== alpha ==
// top
module top(
     input wire clk, reset,
     input wire start, si,
     output wire [3:0] an,
     output wire [7:0] sseg
    );
wire [4:0] dig3_in, dig2_in, dig1_in, dig0_in;
wire [4:0] dig3_out, dig2_out, dig1_out, dig0_out;
LF_counter top_unit
(.clk(clk), .reset(reset), .start(start), .si(si),
.dig3(dig3_in), .dig2(dig2_in), .dig1(dig1_in), .dig0(dig0_in));
my_register register_unit
(.clk(clk), .reset(reset), .data3_in(dig3_in), .data2_in(dig2_in), .data1_in(dig1_in), .data0_in(dig0_in), 
.data3_out(dig3_out), .data2_out(dig2_out), .data1_out(dig1_out), .data0_out(dig0_out));
seg7 seg7_unit
(.clk(clk), .reset(reset), .sseg(sseg), .an(an),
.in3(dig3_out), .in2(dig2_out), .in1(dig1_out), .in0(dig0_out));  
endmodule
Settings: LEC_CHECK=0, ABC_AREA=1, CAP_MARGIN=20, CORE_MARGIN=2, CORE_UTILIZATION=72, CTS_CLUSTER_DIAMETER=368, CTS_CLUSTER_SIZE=15, PLACE_DENSITY_LB_ADDON=0.07, SLEW_MARGIN=20; clock period 2.9 ns.
run.sh (not shown) runs the stock make flow with config.mk's settings and CLKGATE_MAP_FILE=.
> inputs changed (alpha -> beta)
--- a/flow/config.mk
+++ b/flow/config.mk
@@ -10,6 +10,7 @@
 export CORE_MARGIN = 2
 export CORE_UTILIZATION = 72
-export CTS_CLUSTER_DIAMETER = 368
-export CTS_CLUSTER_SIZE = 15
-export PLACE_DENSITY_LB_ADDON = 0.07
+export CTS_CLUSTER_DIAMETER = 93
+export GPL_ROUTABILITY_DRIVEN = 0
+export PLACE_DENSITY_LB_ADDON = 0.08
+export SETUP_SLACK_MARGIN = 0.73
 export SLEW_MARGIN = 20
## What came out
Compared with alpha, beta shows worst slew slack as a fraction of its limit higher by 11 points.
Compared with alpha, beta shows number of nets in the layout higher by 1.6%.
Against alpha, beta comes in 23% higher on overall power.
Summary of beta over alpha: share of the cycle needed by the critical path after routing has increased; average cell area after synthesis has remained practically unchanged.
#### Input delta (gamma over beta)
--- a/flow/config.mk
+++ b/flow/config.mk
@@ -8,9 +8,10 @@
 export ABC_AREA = 1
 export CAP_MARGIN = 20
+export CORE_ASPECT_RATIO = 0.92
 export CORE_MARGIN = 2
 export CORE_UTILIZATION = 72
-export CTS_CLUSTER_DIAMETER = 93
-export GPL_ROUTABILITY_DRIVEN = 0
-export PLACE_DENSITY_LB_ADDON = 0.08
-export SETUP_SLACK_MARGIN = 0.73
-export SLEW_MARGIN = 20
+export CTS_CLUSTER_DIAMETER = 368
+export CTS_CLUSTER_SIZE = 15
+export PLACE_DENSITY_LB_ADDON = 0.05
+export SETUP_SLACK_MARGIN = 0.74
+export SLEW_MARGIN = 40
### Flow results
The class of the most critical hold timing path comes out reg2reg in one run and in2reg in the other, namely in gamma and beta respectively.
beta → gamma: layout overhead on the synthesized area now sits lower; non-clock buffer count lost 9.6%; combinational power essentially unchanged.
diff inputs: gamma => delta
--- a/flow/config.mk
+++ b/flow/config.mk
@@ -11,7 +11,7 @@
 export CORE_MARGIN = 2
 export CORE_UTILIZATION = 72
-export CTS_CLUSTER_DIAMETER = 368
-export CTS_CLUSTER_SIZE = 15
-export PLACE_DENSITY_LB_ADDON = 0.05
-export SETUP_SLACK_MARGIN = 0.74
-export SLEW_MARGIN = 40
+export CTS_CLUSTER_DIAMETER = 96
+export GPL_ROUTABILITY_DRIVEN = 0
+export PLACE_DENSITY = 0.39
+export SETUP_SLACK_MARGIN = 0.38
+export SLEW_MARGIN = 20
Findings:
Share of the clock period used by the worst path after layout was lower in the run labelled delta.
gamma and delta ended up with roughly the same area of all sequential standard cells.
Between delta and gamma, the number of post-CTS setup repair buffers is lower for delta.
Delta (delta minus gamma): first-pass GRT wire length went down, switching share of total power went down.
delta ended up with a higher setup slack than gamma did.
[delta] total global-route track usage fell 0.35 points relative to gamma
NOTE: proportion of cell area spent on the clock network in delta exceeds that of gamma
Number of global-route vias before repair, delta vs gamma: up slightly
> inputs changed (delta -> epsilon)
==> flow/config.mk <==
export PLATFORM = sky130hd
export DESIGN_NAME = top
export DESIGN_NICKNAME = top
export VERILOG_FILES = /design/flow/design.v
export SDC_FILE = /design/flow/constraint.sdc
export NUM_CORES = 4
export LEC_CHECK = 0
export ABC_AREA = 1
export CAP_MARGIN = 0
export CORE_MARGIN = 2
export CORE_UTILIZATION = 72
export CTS_CLUSTER_DIAMETER = 400
export CTS_CLUSTER_SIZE = 10
export PLACE_DENSITY_LB_ADDON = 0.04
export SETUP_SLACK_MARGIN = 0.26
export SLEW_MARGIN = 20
Headroom to the max-slew limit came out higher on epsilon than on delta.
Worst setup slack: epsilon < delta
| number of setup violations in the final report | delta vs epsilon | ≈ equal |
Between epsilon and delta, the difference in net total in the final layout is negligible.
[epsilon] largest driver fanout on the critical path fell 2 relative to delta
Changes observed in epsilon relative to delta: global routing usage on met1 decreased by 2.0 points relative to the old numbers; period utilization +2.1 points.


Starting RTL as in the previous note.
clock: 10.0 ns
lec_check: 0
abc_area: 0
cap_margin: 20
cell_pad_in_sites_global_placement: 2
core_margin: 2
core_utilization: 26
cts_cluster_size: 81
gpl_routability_driven: 0
gpl_timing_driven: 1
min_routing_layer: met2
setup_slack_margin: 1.92
slew_margin: 20
tns_end_percent: 95
The baseline produced a clean layout.
Next try:
CELL_PAD_IN_SITES_DETAIL_PLACEMENT = 2   (was unset)
CELL_PAD_IN_SITES_GLOBAL_PLACEMENT = 0   (was 2)
CORE_ASPECT_RATIO = 1.74   (was unset)
CORE_MARGIN = 8   (was 2)
GPL_TIMING_DRIVEN = 0   (was 1)
HOLD_SLACK_MARGIN = -0.04   (was unset)
The new run finished with timing, DRC and antenna clean.
Setup slack got worse by 360 ps.
Cell area hardly moves.
Non-clock buffer count climbs by 73.
Register-to-register slack got worse by 260 ps.
First-iteration DRC count climbs to 3.8 times its value.
Next try:
ABC_AREA = 1   (was 0)
CELL_PAD_IN_SITES_DETAIL_PLACEMENT = unset   (was 2)
CELL_PAD_IN_SITES_GLOBAL_PLACEMENT = unset   (was 0)
CORE_ASPECT_RATIO = unset   (was 1.74)
CORE_MARGIN = 2   (was 8)
CORE_UTILIZATION = 72   (was 26)
CTS_CLUSTER_SIZE = unset   (was 81)
GPL_ROUTABILITY_DRIVEN = unset   (was 0)
GPL_TIMING_DRIVEN = unset   (was 0)
HOLD_SLACK_MARGIN = unset   (was -0.04)
MIN_ROUTING_LAYER = unset   (was met2)
SETUP_SLACK_MARGIN = unset   (was 1.92)
TNS_END_PERCENT = unset   (was 95)
clock period = 2.9 ns   (was 10.0 ns; I/O delays follow)
What happened:
- clock skew drops by 11 ps
- total power climbs to 3.8 times its value
- sequential cell count is unchanged
- non-clock buffer count drops by 48
- via count drops by about 26%
- final area climbs by about 2.6%
- wire length drops by about 45%
- clock-buffer cell count is unchanged
- die size drops by about 65%
Next try:
CTS_CLUSTER_SIZE = 10   (was unset)
SETUP_SLACK_MARGIN = 0.26   (was unset)
Routed wire length is higher slightly.
Cell area hardly moves.
Maximum frequency is higher slightly.
Sequential power is about the same.
Synthesized cell count stays the same.
Core utilization is higher by 0.15 points.


Starting RTL as in the previous note.
make LEC_CHECK=0 ABC_AREA=1 CAP_MARGIN=20 CORE_MARGIN=2 CORE_UTILIZATION=26 GPL_TIMING_DRIVEN=1 HOLD_SLACK_MARGIN=0.29 SETUP_SLACK_MARGIN=1.92 SLEW_MARGIN=20 finish   # period 10.0 ns
The first run passed the timing, DRC and antenna checks.
Change:
CELL_PAD_IN_SITES_GLOBAL_PLACEMENT = 1   (was unset)
GPL_ROUTABILITY_DRIVEN = 0   (was unset)
HOLD_SLACK_MARGIN = unset   (was 0.29)
MIN_ROUTING_LAYER = met2   (was unset)
TNS_END_PERCENT = 95   (was unset)
What happened: With this change the flow finished but failed the layout checks on DRC. Routed wire length rises by 16%. Final area came out higher by 1.3%. Non-clock buffer count rose by 6. Die size stays the same. Sequential share of layout area decreases by 0.46 points. Hold slack improves by 0.0078 ns. Sequential power hardly moves. Setup slack degrades by 0.030 ns. Cell count increases by 0.50%. Fmax drops by 0.56%. Critical path depth does not change.
Change:
CAP_MARGIN = 30   (was 20)
CELL_PAD_IN_SITES_GLOBAL_PLACEMENT = unset   (was 1)
CORE_ASPECT_RATIO = 0.74   (was unset)
CORE_UTILIZATION = 25   (was 26)
GPL_TIMING_DRIVEN = unset   (was 1)
HOLD_SLACK_MARGIN = 0.19   (was unset)
MAX_ROUTING_LAYER = met4   (was unset)
MIN_ROUTING_LAYER = unset   (was met2)
PLACE_DENSITY_LB_ADDON = 0.02   (was unset)
SETUP_SLACK_MARGIN = -0.08   (was 1.92)
SLEW_MARGIN = 35   (was 20)
TNS_END_PERCENT = unset   (was 95)
Effect:
- The changed run ran to the end with no violations
- clock skew drops by 0.015 ns
- final area is higher by 0.92%
- total power increases by 2.6%
- cell count rises by 1.4%
- clock power goes up by about 6%
- count of clock-buffer cells in the layout rose by 1
- worst hold slack loses 0.013 ns
Change:
CORE_UTILIZATION = 44   (was 25)
PLACE_DENSITY = 0.35   (was unset)
PLACE_DENSITY_LB_ADDON = unset   (was 0.02)
SETUP_SLACK_MARGIN = unset   (was -0.08)
clock period = 3.01 ns   (was 10.0 ns; I/O delays follow)
Effect: The new run completed with no timing, DRC or antenna violations; non-clock buffer count came out higher by 17; count of clock-buffer cells in the layout went down by 16; clock skew went up by 0.012 ns; wire length drops by 16%; sequential cell count does not change; hold slack improved by 0.0053 ns; final cell count is lower by 11%.
Change:
ABC_AREA = unset   (was 1)
CAP_MARGIN = 20   (was 30)
CORE_ASPECT_RATIO = unset   (was 0.74)
CORE_UTILIZATION = 40   (was 44)
GPL_ROUTABILITY_DRIVEN = unset   (was 0)
HOLD_SLACK_MARGIN = unset   (was 0.19)
MAX_ROUTING_LAYER = unset   (was met4)
PLACE_DENSITY = unset   (was 0.35)
SLEW_MARGIN = 20   (was 35)
clock period = 5.22 ns   (was 3.01 ns; I/O delays follow)
=> Routed wire length drops by 19%. Global-route usage is lower by 4.7 points. Setup slack gains 0.87 ns. Power went down by 48%. Sequential share of layout area came out higher by 2.5 points. Critical path depth decreases by 7.
Change:
ABC_AREA = 1   (was unset)
CORE_UTILIZATION = 71   (was 40)
PLACE_DENSITY_LB_ADDON = 0.16   (was unset)
clock period = 4.41 ns   (was 5.22 ns; I/O delays follow)
- wire length climbs by 11%
- global-route usage increases by 13 points
- power climbs by 23%
- sequential power went up by 19%
- via count rises by 21%
- cell count increases by 15%
Power figures rest on the tool's default switching activity, not on a simulated workload.
